==> flow/design.v (excerpt) <==
module ifft_top 
     (
         input   wire           clk           ,                 
         input   wire           rst           ,                 
		 input   wire           ifft_enable   ,                 
		 input   wire  [15:0]   in_0_real     ,                 
         input   wire  [15:0]   in_1_real     ,                 
         input   wire  [15:0]   in_2_real     ,                 
         input   wire  [15:0]   in_3_real     ,                 
         input   wire  [15:0]   in_4_real     ,                 
         input   wire  [15:0]   in_5_real     ,                 
         input   wire  [15:0]   in_6_real     ,                 
         input   wire  [15:0]   in_7_real     ,                 
         input   wire  [15:0]   in_8_real     ,                 
         input   wire  [15:0]   in_9_real     ,                 
         input   wire  [15:0]   in_10_real    ,                 
         input   wire  [15:0]   in_11_real    ,                 
		 input   wire  [15:0]   in_0_imag     ,                 
  ...
Size in the first run: ~7,700 cells after synthesis, about 1,200 flip-flops, ~0.081 mm2 of cells after synthesis.
Settings: LEC_CHECK=0, CAP_MARGIN=20, CORE_MARGIN=2, CORE_UTILIZATION=52, SETUP_SLACK_MARGIN=3.12, SLEW_MARGIN=20, TNS_END_PERCENT=10; clock period 11.0 ns.
run.sh (not shown) runs the stock make flow with config.mk's settings and CLKGATE_MAP_FILE=.
The first run completed and failed the layout checks on setup timing.
Next try:
CTS_CLUSTER_SIZE = 99   (was not set)
SETUP_SLACK_MARGIN = not set   (was 3.12)
TNS_END_PERCENT = not set   (was 10)
clock period = 13.0 ns   (was 11.0 ns; I/O delays follow)
Outcome:
- The new run finished with setup timing left
- core utilization came out lower by 0.71 points
- clock-buffer cell count grows by 5
- worst setup slack gets better by 1.7 ns
- cell area fell slightly
- power fell by about a fifth
- die size does not change
- flip-flop count stays the same
- worst hold slack gets worse by 0.025 ns
- synthesized cell count is unchanged
- sequential power goes down by about a fifth
- global-route usage grows by 0.29 points
Next try:
CTS_CLUSTER_SIZE = not set   (was 99)
TNS_END_PERCENT = 10   (was not set)
clock period = 13.3 ns   (was 13.0 ns; I/O delays follow)
Outcome:
- The new run finished but fails on setup timing
- power drops by 2.1%
- die size stays the same
- routed wire length drops by 4.3%
- global-route usage drops by 1.4 points

========
red:
ifft_top again, from the RTL that the note above started with.
export LEC_CHECK = 0
export CAP_MARGIN = 35
export CELL_PAD_IN_SITES_DETAIL_PLACEMENT = 1
export CELL_PAD_IN_SITES_GLOBAL_PLACEMENT = 1
export CORE_MARGIN = 3
export CORE_UTILIZATION = 40
export GPL_ROUTABILITY_DRIVEN = 1
export MIN_ROUTING_LAYER = met1
export SLEW_MARGIN = 20
create_clock -name core_clock -period 10.8 [get_ports {clk}]
STATUS run=red STAGES=ALL_DONE FINAL_CHECKS=FAILED CAUSE=setup timing
The inputs of blue differ from those of red as listed below.
- putting HOLD_SLACK_MARGIN at -0.07 where nothing was set
- putting ABC_AREA at 1 where nothing was set
- swapping 1 for 2 in CELL_PAD_IN_SITES_GLOBAL_PLACEMENT
- swapping met1 for met2 in MIN_ROUTING_LAYER
- putting CTS_CLUSTER_DIAMETER at 186 where nothing was set
- swapping 1 for 2 in CELL_PAD_IN_SITES_DETAIL_PLACEMENT
- putting MAX_ROUTING_LAYER at met4 where nothing was set
Notes after the runs:
- In the summary table, blue is marked failed, with error GRT-0232 raised in global routing (5_1_grt).
- Looking at post-synthesis average cell area, blue sits 9.9% below red.
- Diff red -> blue: half-perimeter wire length after detailed placement went up about 33%, total cells reported by yosys after synthesis has increased, xor/xnor cell area share of the yosys netlist dropped 1.1 points.
- blue vs red — number of levels in the clock H-tree rose 1.
The inputs of green differ from those of blue as listed below.
- a deleted CTS_CLUSTER_DIAMETER that had been 186
- a deleted ABC_AREA that had been 1
- a deleted CELL_PAD_IN_SITES_GLOBAL_PLACEMENT that had been 2
- a deleted MAX_ROUTING_LAYER that had been met4
- a deleted CELL_PAD_IN_SITES_DETAIL_PLACEMENT that had been 2
- a deleted HOLD_SLACK_MARGIN that had been -0.07
- a change of CAP_MARGIN from 35 to 20
- a deleted MIN_ROUTING_LAYER that had been met2
- a deleted GPL_ROUTABILITY_DRIVEN that had been 1
- a change of CORE_UTILIZATION from 40 to 44
- a change of CORE_MARGIN from 3 to 2
- a change of the clock period (ns, I/O delays scaled along) from 10.8 to 11.7
Results
| green | all stages done | FAIL | setup timing |. Summary of green over blue: count of state elements after synthesis stayed essentially flat, area of the synthesized netlist per yosys stat fell by 0.0019 mm^2. Compared to blue, green has post-CTS repair timing setup buffer count 73 lower.
Changes in orange relative to green:
- the clock period (ns, I/O delays scaled along) changed from 11.7 to 11.0
### Flow results
The flow completed for orange, but it is not clean: the layout still shows setup timing. From green to orange the numbers moved as follows: routed wire length went up 3.7 mm, final-layout clock buffer total +about 5%, logic depth of the worst register-to-register path saw a decrease. | combined flip-flop and latch cell area | orange vs green | ≈ equal |. Final clock period utilization by the worst path up 3.1 points in orange wrt green. Summary of orange over green: cell internal power dissipation increased 0.00023 W, growth of design area from synthesis to finish increased 1.9 points. orange against green: synthesized area flat, number of setup buffers added after CTS has increased, maximum number of pins on one net before global-route repair picked up an extra about 64%.
diff inputs: orange => purple
- swapping 44 for 9 in CORE_UTILIZATION
- swapping 11.0 for 16.3 in the clock period (ns, I/O delays scaled along)
## What came out
purple reached the final stage; the timing, design-rule and antenna checks on its layout passed. purple vs. orange: data arrival time of the worst path saw an increase; largest fanout on the critical path saw an increase; insertion delay of the later-clocked pin in the worst-skew pair saw an increase.

========
north:
ifft_top again, from the RTL that the note above started with.
Settings: LEC_CHECK=0, CAP_MARGIN=20, CORE_MARGIN=2, CORE_UTILIZATION=69, CTS_CLUSTER_SIZE=24, SETUP_SLACK_MARGIN=2.37, SLEW_MARGIN=20; clock period 12.9 ns.
Complete run, failing final checks: north, reason negative setup slack.
Here is what was changed in the inputs of south compared with north.
Settings: a change of SETUP_SLACK_MARGIN from 2.37 to 0.4; an added MAX_ROUTING_LAYER of met4; a change of the clock period (ns, I/O delays scaled along) from 12.9 to 7.48.
- Run status, south: aborted in global routing, error GRT-0232
- Taking north as the reference, in south cell count after placement has increased; number of CTS-inserted buffers decreased by 3.5% relative to the old numbers; CTS H-tree depth shows no meaningful change; number of enable-type register cells in the synthesized netlist essentially unchanged; synthesized cell count has remained practically unchanged.
Relative to south, the following input files were edited for east:
Settings: CTS_CLUSTER_SIZE now 54, was 24; SETUP_SLACK_MARGIN now 1.97, was 0.4; CORE_UTILIZATION now 71, was 69.
- east did not finish; a tool error ended it in global routing.
- east against south: TritonCTS buffer count climbed 1; share of flip-flops with an asynchronous set or reset barely changed.
- Comparing south with east, the number of enable flip-flop cells came out essentially unchanged.
- Summary of east over south: fraction of the core area occupied by cells at floorplan increased 2.1 points, pre-CTS worst setup slack decreased 0.51 ns, floorplan die height decreased about 1.4%.
Modified inputs, west compared to east
Settings: changing CORE_UTILIZATION from 71 to 62; removing SETUP_SLACK_MARGIN (formerly 1.97); removing CTS_CLUSTER_SIZE (formerly 54); removing MAX_ROUTING_LAYER (formerly met4); changing the clock period (ns, I/O delays scaled along) from 7.48 to 15.1.
Results
- west did not stop at any stage, and its layout met the timing, design-rule and antenna checks.
- Re synthesized cell count: no difference whatsoever between west and east.
- CTS H-tree depth: west vs east identical
- Taking east over west, the core footprint ratio works out to 0.871.
- Measured against west, the horizontal die dimension of east comes out at 0.935 times the reference value.
- On placed instance count: between east and west, it ends up lower for west.
- Looking at effective utilization at floorplan, west sits 9.2 points below east.
- From west to east, chip area from the yosys synthesis statistics did not move at all.
- Going from east to west, die area higher, minimum setup slack after placement higher, number of rows created at floorplan higher.
--- input diff west..middle ---
Settings: CORE_UTILIZATION: 62 -> 58; SETUP_SLACK_MARGIN: unset -> 1.39; the clock period (ns, I/O delays scaled along): 15.1 -> 8.76.
### Flow results
From west to middle the numbers moved as follows: final setup TNS down 694.53 ns, flip-flop and latch count after synthesis held steady, highest cell delay on the worst timing path held steady, layout filler cell count picked up an extra 429, design area higher. Every stage of middle finished as expected; the final checks, on the other hand, flagged negative setup slack, which means the layout fails.
Power is estimated from default activity; no workload was simulated.
